==> flow/design.v <==
`timescale 1ns / 1ps
module clockDivider(input clk, rst, output reg clk_out, output tick);
reg [31:0] count; 
parameter n = 20;
always @ (posedge(clk), posedge(rst)) begin 
if (rst == 1'b1)
count <= 32'b0;
else if (count == n-1)
count <= 32'b0;
else
count <= count + 1;
end
always @ (posedge(clk), posedge(rst)) begin
if (rst == 1'b1)
clk_out <= 1'b0;
else if (count == n-1)
  clk_out <= ~clk_out;
else
 clk_out <= clk_out;
end
assign tick = (count == n-1) & ~clk_out;
endmodule
`timescale 1ns / 1ps
module refreshCounter(
input clk,
input rst,
input en,
output reg[1:0] refreshcounter
    );
    always@(posedge clk, posedge rst)
    if (rst)
    refreshcounter <= 2'd0;
    else if (en)
    refreshcounter <= refreshcounter +1; 
endmodule
`timescale 1ns / 1ps
module anodeControl(
input [1:0] refreshcounter,
output reg [3:0] anode
    );
    always @(refreshcounter)
    begin 
    case(refreshcounter)
    2'b00:
      anode= 4'b1110;
    2'b01:
      anode= 4'b1101;
    2'b10:
      anode= 4'b1011;
    2'b11:
      anode= 4'b0111;
      endcase
      end
endmodule
`timescale 1ns / 1ps
module increment(
input clk,
input rst,
input en,
input button,
output reg [3:0]in 
    );
        reg push_f;
       reg push_sync;
       reg push_sync_f;
       wire push_edge;
       always@(posedge clk, posedge rst) begin
       if (rst) begin
           push_f <= 1'b0;
           push_sync <= 1'b0;
       end else if (en) begin
           push_f <= button;
           push_sync <= push_f;    
       end
       end
       always @(posedge clk, posedge rst) begin
       if (rst) begin
           push_sync_f <= 1'b0;
       end else if (en) begin
           push_sync_f <= push_sync;
           end
       end
       assign push_edge = push_sync & ~push_sync_f;
       always @(posedge clk, posedge rst)
       begin
       if(rst)begin
       in<=0;
       end
       else if (en && push_edge)
       begin
          if (in!=9)
          in<=in+1;
          else
          in<=0;
          end
      end
endmodule
module operations(
input clk,
input en,
input [4:0] operation,
input reset,
input [3:0] dig1, dig2, dig3, dig4,
output reg [13:0] result,
output reg  negative_sign,
output reg dot
    );
    reg [7:0] num1, num2;
    always @(posedge clk) begin
      if (en) begin
        if (reset == 1) begin
            num1 <= 0;
            num2 <= 0;
        end
        else begin
            num1 <= (dig1 * 10) + dig2;
            num2 <= (dig3 * 10) + dig4;
        end
      end
    end
    always @(posedge (clk))
     begin
      if (en) begin
        if (reset == 1) begin
            result <= 16'b0;
             negative_sign <= 0;
             dot<=0;
        end
        else if (operation[0] == 1) begin     
            result <= num1 + num2;
             negative_sign <= 0;
             dot<=1;
        end
        else if (operation[1] == 1) begin     
          if (num1==num2) begin
                      result <= 0;
                      negative_sign <= 0;
                      dot<=1;
                  end
            if (num1>num2) begin
                result <= num1 - num2;
                negative_sign <= 0;
                dot<=1;
            end
            if (num2>num1) begin
                result <= num2 - num1;
                negative_sign <=  1;
                dot<=1;
            end
        end
        else if (operation[2] == 1) begin     
            result <= num1 * num2;
             negative_sign <= 0;
             dot<=1;
        end
        else if (operation[3] == 1) begin     
            result <= (num2 == 0) ? 14'd0 : num1 / num2;
             negative_sign <= 0;
            dot<=1;
        end
         else if (operation[4] == 1) begin     
                   result<= (num1 *100) + num2;
                    negative_sign <= 0;
                   dot<=0;
               end
        else
        begin
        result<= (num1 *100) + num2;
        negative_sign <= 0;
        dot<=0;
        end
      end
   end
endmodule
`timescale 1ns / 1ps
module seperate_results(input clk,
input en,
input [13:0] result,
output reg [3:0] final1, final2, final3, final4
    );
    always @(posedge clk) begin
        if (en) begin
        final1<= (result)%10;
        final2<= (result/10)%10;
        final3<= (result/100)%10;
        final4<= (result/1000)%10;
        end
    end
endmodule
module seven_seg(
input clk,
input rst,
input en,
input [3:0] in,
input dot,
output reg [7:0] out
    );
    always @(posedge(clk)) begin
                  if (en) begin
                    case(in)
                        4'b0000:             
                        out[6:0] <= 7'b0000001;    
                        4'b0001:             
                         out[6:0] <= 7'b1001111;
                        4'b0010:             
                         out[6:0] <= 7'b0010010; 
                        4'b0011:             
                         out[6:0] <= 7'b0000110;
                        4'b0100:             
                         out[6:0] <= 7'b1001100;
                        4'b0101:             
                         out[6:0] <= 7'b0100100;
                        4'b0110:             
                         out[6:0] <= 7'b0100000;
                        4'b0111:             
                         out[6:0] <= 7'b0001111;
                        4'b1000:             
                         out[6:0] <= 7'b0000000;
                        4'b1001:             
                         out[6:0] <= 7'b0000100;
                        4'b1010: 
                         out[6:0] <= 7'b1111110;                        
                        default:
                         out[6:0] <= out[6:0];
                    endcase 
                    out[7] <= dot;
                  end
    end
endmodule
`timescale 1ns / 1ps
module BCDcontrol(
input [7:0] digit1,
input [7:0] digit2,
input [7:0] digit3,
input [7:0] digit4,
input [1:0] refreshcounter,
output reg [7:0] outDigit
    );
    always @(*)
        begin 
        case(refreshcounter)
        2'd0:
          outDigit= digit1;
        2'd1:
          outDigit= digit2;
        2'd2:
          outDigit= digit3;
        2'd3:
          outDigit= digit4;
          endcase
          end
endmodule
module topmodule( input clk,
input rst,
output [3:0] anode,
output [7:0] cathode,
input B1, B2, B3, B4,
input [4:0] operation);
wire refreshclock;
wire refreshtick;
wire [1:0] refreshcounter;
wire [3:0] digit1;
wire [3:0] digit2;
wire [3:0] digit3;
wire [3:0] digit4;
wire [7:0] digit1disp;
wire [7:0] digit2disp;
wire [7:0] digit3disp;
wire [7:0] digit4disp;
wire dot;
wire [3:0] final1, final2, final3, final4; 
wire [13:0] result;     
wire negative_sign;                
clockDivider refreshclockGenerator( .clk(clk),.clk_out(refreshclock),.tick(refreshtick),.rst(rst));
refreshCounter counter(.clk(clk),.rst(rst),.en(refreshtick),.refreshcounter(refreshcounter));
anodeControl anodeControl(.refreshcounter(refreshcounter),.anode(anode));
increment case1(.clk(clk), .en(refreshtick), .rst(rst),.button(B1),.in(digit1));
increment case2(.clk(clk), .en(refreshtick), .rst(rst),.button(B2),.in(digit2));
increment case3(.clk(clk), .en(refreshtick), .rst(rst),.button(B3),.in(digit3));
increment case4(.clk(clk), .en(refreshtick), .rst(rst),.button(B4),.in(digit4));
operations operate(.clk(clk), .en(refreshtick),.operation(operation), .reset(rst), .dig1(digit1), .dig2(digit2), .dig3(digit3),.dig4(digit4), .result(result), .negative_sign(negative_sign),.dot(dot));
seperate_results seperate(.clk(clk), .en(refreshtick), .result(result), .final1(final1), .final2(final2), .final3(final3), .final4(final4));
seven_seg display1(.clk(clk), .en(refreshtick),.in(final1),.dot(1'b1),.rst(rst),.out(digit1disp));
seven_seg display2(.clk(clk), .en(refreshtick),.in(final2),.dot(1'b1),.rst(rst),.out(digit2disp));
seven_seg display3(.clk(clk), .en(refreshtick),.in(final3),.dot(dot),.rst(rst),.out(digit3disp));
seven_seg display4(.clk(clk), .en(refreshtick),.in((negative_sign) ? 4'b1010 : final4),.dot(1'b1),.rst(rst),.out(digit4disp)); 
BCDcontrol control(.digit1(digit1disp), .digit2(digit2disp),.digit3(digit3disp), .digit4(digit4disp),.refreshcounter(refreshcounter),.outDigit(cathode));
endmodule
Settings: LEC_CHECK=0, CAP_MARGIN=20, CORE_MARGIN=2, CORE_UTILIZATION=72, CTS_CLUSTER_DIAMETER=357, CTS_CLUSTER_SIZE=25, PLACE_DENSITY_LB_ADDON=0.01, SETUP_SLACK_MARGIN=3.94, SLEW_MARGIN=20; clock period 13.2 ns.
run.sh (not shown) runs the stock make flow with config.mk's settings and CLKGATE_MAP_FILE=.
The baseline never finished: it broke off in global routing (5_1_grt).
Then changed:
Settings changed: CORE_UTILIZATION 72 to 40, CTS_CLUSTER_DIAMETER 357 to default, CTS_CLUSTER_SIZE 25 to default, PLACE_DENSITY_LB_ADDON 0.01 to default, SETUP_SLACK_MARGIN 3.94 to default.
Clock period 13.2 ns to 32.0 ns, I/O delays scaled along.
After rerunning: The new run produced a clean layout. Synthesized area stays the same. Die size went up by well over a third. Synthesized cell count is unchanged.

---

Starts from the design.v that is shown in full above.
Settings: LEC_CHECK=0, ABC_AREA=1, CAP_MARGIN=20, CELL_PAD_IN_SITES_DETAIL_PLACEMENT=2, CELL_PAD_IN_SITES_GLOBAL_PLACEMENT=3, CORE_ASPECT_RATIO=0.67, CORE_MARGIN=2, CORE_UTILIZATION=18, CTS_CLUSTER_DIAMETER=219, CTS_CLUSTER_SIZE=46, MAX_ROUTING_LAYER=met5, MIN_ROUTING_LAYER=met2, PLACE_DENSITY=0.42, SETUP_SLACK_MARGIN=5.0, SLEW_MARGIN=30; clock period 23.5 ns.
The baseline passed the timing, DRC and antenna checks.
Change:
- CELL_PAD_IN_SITES_DETAIL_PLACEMENT: 2 -> not set
- CELL_PAD_IN_SITES_GLOBAL_PLACEMENT: 3 -> not set
- CORE_ASPECT_RATIO: 0.67 -> not set
- CORE_UTILIZATION: 18 -> 70
- CTS_CLUSTER_DIAMETER: 219 -> not set
- CTS_CLUSTER_SIZE: 46 -> not set
- MAX_ROUTING_LAYER: met5 -> not set
- MIN_ROUTING_LAYER: met2 -> not set
- PLACE_DENSITY: 0.42 -> 0.65
- SLEW_MARGIN: 30 -> 20
- clock period: 23.5 -> 20.0 ns (I/O delays scaled with it)
Outcome: The changed run aborted during global routing (5_1_grt), error GRT-0232; die size fell by 74%; synthesized cell count does not change; synthesized area stays the same.
Change:
- CORE_UTILIZATION: 70 -> 71
- SETUP_SLACK_MARGIN: 5.0 -> -0.5
- clock period: 20.0 -> 21.6 ns (I/O delays scaled with it)
After rerunning:
- This time the run finished but fails on setup timing
- die area falls by 1.4%
- synthesized area stays the same
- synthesized cell count is unchanged
Change:
- CORE_UTILIZATION: 71 -> 70
- clock period: 21.6 -> 20.5 ns (I/O delays scaled with it)
Outcome: The changed run did not get past global routing (5_1_grt) (ODB-0269). Die size is higher by 1.4%. Synthesized area stays the same. Synthesized cell count stays the same.

---

Setup of cedar:
Starts from the design.v that is shown in full above.
clock: 20.8 ns
lec_check: 0
abc_area: 1
cap_margin: 20
cell_pad_in_sites_detail_placement: 0
cell_pad_in_sites_global_placement: 0
core_aspect_ratio: 0.67
core_margin: 2
core_utilization: 69
hold_slack_margin: -0.09
max_routing_layer: met5
min_routing_layer: met1
place_density: 0.65
setup_slack_margin: -0.17
slew_margin: 30
Run status, cedar: aborted in global routing, error GRT-0232
Changes in yarrow relative to cedar:
# cedar
export LEC_CHECK = 0
export ABC_AREA = 1
export CAP_MARGIN = 20
export CELL_PAD_IN_SITES_DETAIL_PLACEMENT = 0
export CELL_PAD_IN_SITES_GLOBAL_PLACEMENT = 0
export CORE_ASPECT_RATIO = 0.67
export CORE_MARGIN = 2
export CORE_UTILIZATION = 69
export HOLD_SLACK_MARGIN = -0.09
export MAX_ROUTING_LAYER = met5
export MIN_ROUTING_LAYER = met1
export PLACE_DENSITY = 0.65
export SETUP_SLACK_MARGIN = -0.17
export SLEW_MARGIN = 30
create_clock -name core_clock -period 20.8 [get_ports {clk}]
# yarrow
export LEC_CHECK = 0
export ABC_AREA = 1
export CAP_MARGIN = 20
export CORE_MARGIN = 2
export CORE_UTILIZATION = 68
export SLEW_MARGIN = 20
create_clock -name core_clock -period 23.7 [get_ports {clk}]
==> results <==
yarrow: flow completed, timing, DRC and antenna clean. For number of rows in the core area, dividing the value from yarrow by the value from cedar gives 1.2. cedar has a lower height of the die than yarrow. Reported for cedar and yarrow, proportion of synthesized area in mux cells turned out identical to the last digit. yarrow against cedar: pre-CTS setup slack picked up an extra 2110 ps, die area picked up an extra 1.3%, half-perimeter wire length of the detailed placement result lost 11%, area of the core region picked up an extra 500 µm². Comparing cedar against yarrow, there is no change at all in sequential share of the synthesized area.
Setup changes, yarrow to indigo
# yarrow
export LEC_CHECK = 0
export ABC_AREA = 1
export CAP_MARGIN = 20
export CORE_MARGIN = 2
export CORE_UTILIZATION = 68
export SLEW_MARGIN = 20
create_clock -name core_clock -period 23.7 [get_ports {clk}]
# indigo
export LEC_CHECK = 0
export ABC_AREA = 1
export CAP_MARGIN = 20
export CORE_MARGIN = 2
export CORE_UTILIZATION = 62
export PLACE_DENSITY = 0.36
export SLEW_MARGIN = 20
create_clock -name core_clock -period 13.6 [get_ports {clk}]
==> results <==
The flow for indigo finished, though final verification flagged max-capacitance violations, max-slew violations, negative setup slack.
Of indigo and yarrow, the run reporting the higher max-slew headroom at the worst pin was yarrow.
The higher core utilization of indigo and yarrow is in indigo.
[compare] base=yarrow new=indigo: worst-case setup margin in the final layout shows a reduction of 13740 ps, slack of the worst reg-to-reg path shows a reduction of 13740 ps, met1 track utilization from global routing shows an increase of 0.27 points.
NOTE: cell count in indigo exceeds that of yarrow
Of indigo and yarrow, it is indigo that has the higher initial antenna violation count.
For nickel, these inputs were changed with respect to indigo:
# indigo
export LEC_CHECK = 0
export ABC_AREA = 1
export CAP_MARGIN = 20
export CORE_MARGIN = 2
export CORE_UTILIZATION = 62
export PLACE_DENSITY = 0.36
export SLEW_MARGIN = 20
create_clock -name core_clock -period 13.6 [get_ports {clk}]
# nickel
export LEC_CHECK = 0
export ABC_AREA = 1
export CAP_MARGIN = 20
export CORE_ASPECT_RATIO = 0.5
export CORE_MARGIN = 2
export CORE_UTILIZATION = 70
export SLEW_MARGIN = 20
create_clock -name core_clock -period 19.5 [get_ports {clk}]
## What came out
- Looking only at effective utilization at floorplan, and setting everything else aside, the higher value of nickel and indigo goes to nickel.
- | number of gates given a new drive strength after cts | nickel vs indigo | 1 lower |
- Reported for nickel and indigo, count of cell types in the netlist turned out identical to the last digit.
- Each of nickel and indigo falls short of a clean finish.
- Stage in which a tool error killed nickel: global routing.
- Changes observed in nickel relative to indigo: fraction of synthesis flops using an asynchronous set or reset pin ~0 delta, horizontal die size went up, netlist area before placement essentially unchanged, placer congestion estimate now sits higher.
- Re cell area after placement: nickel is 1.1% down on indigo.
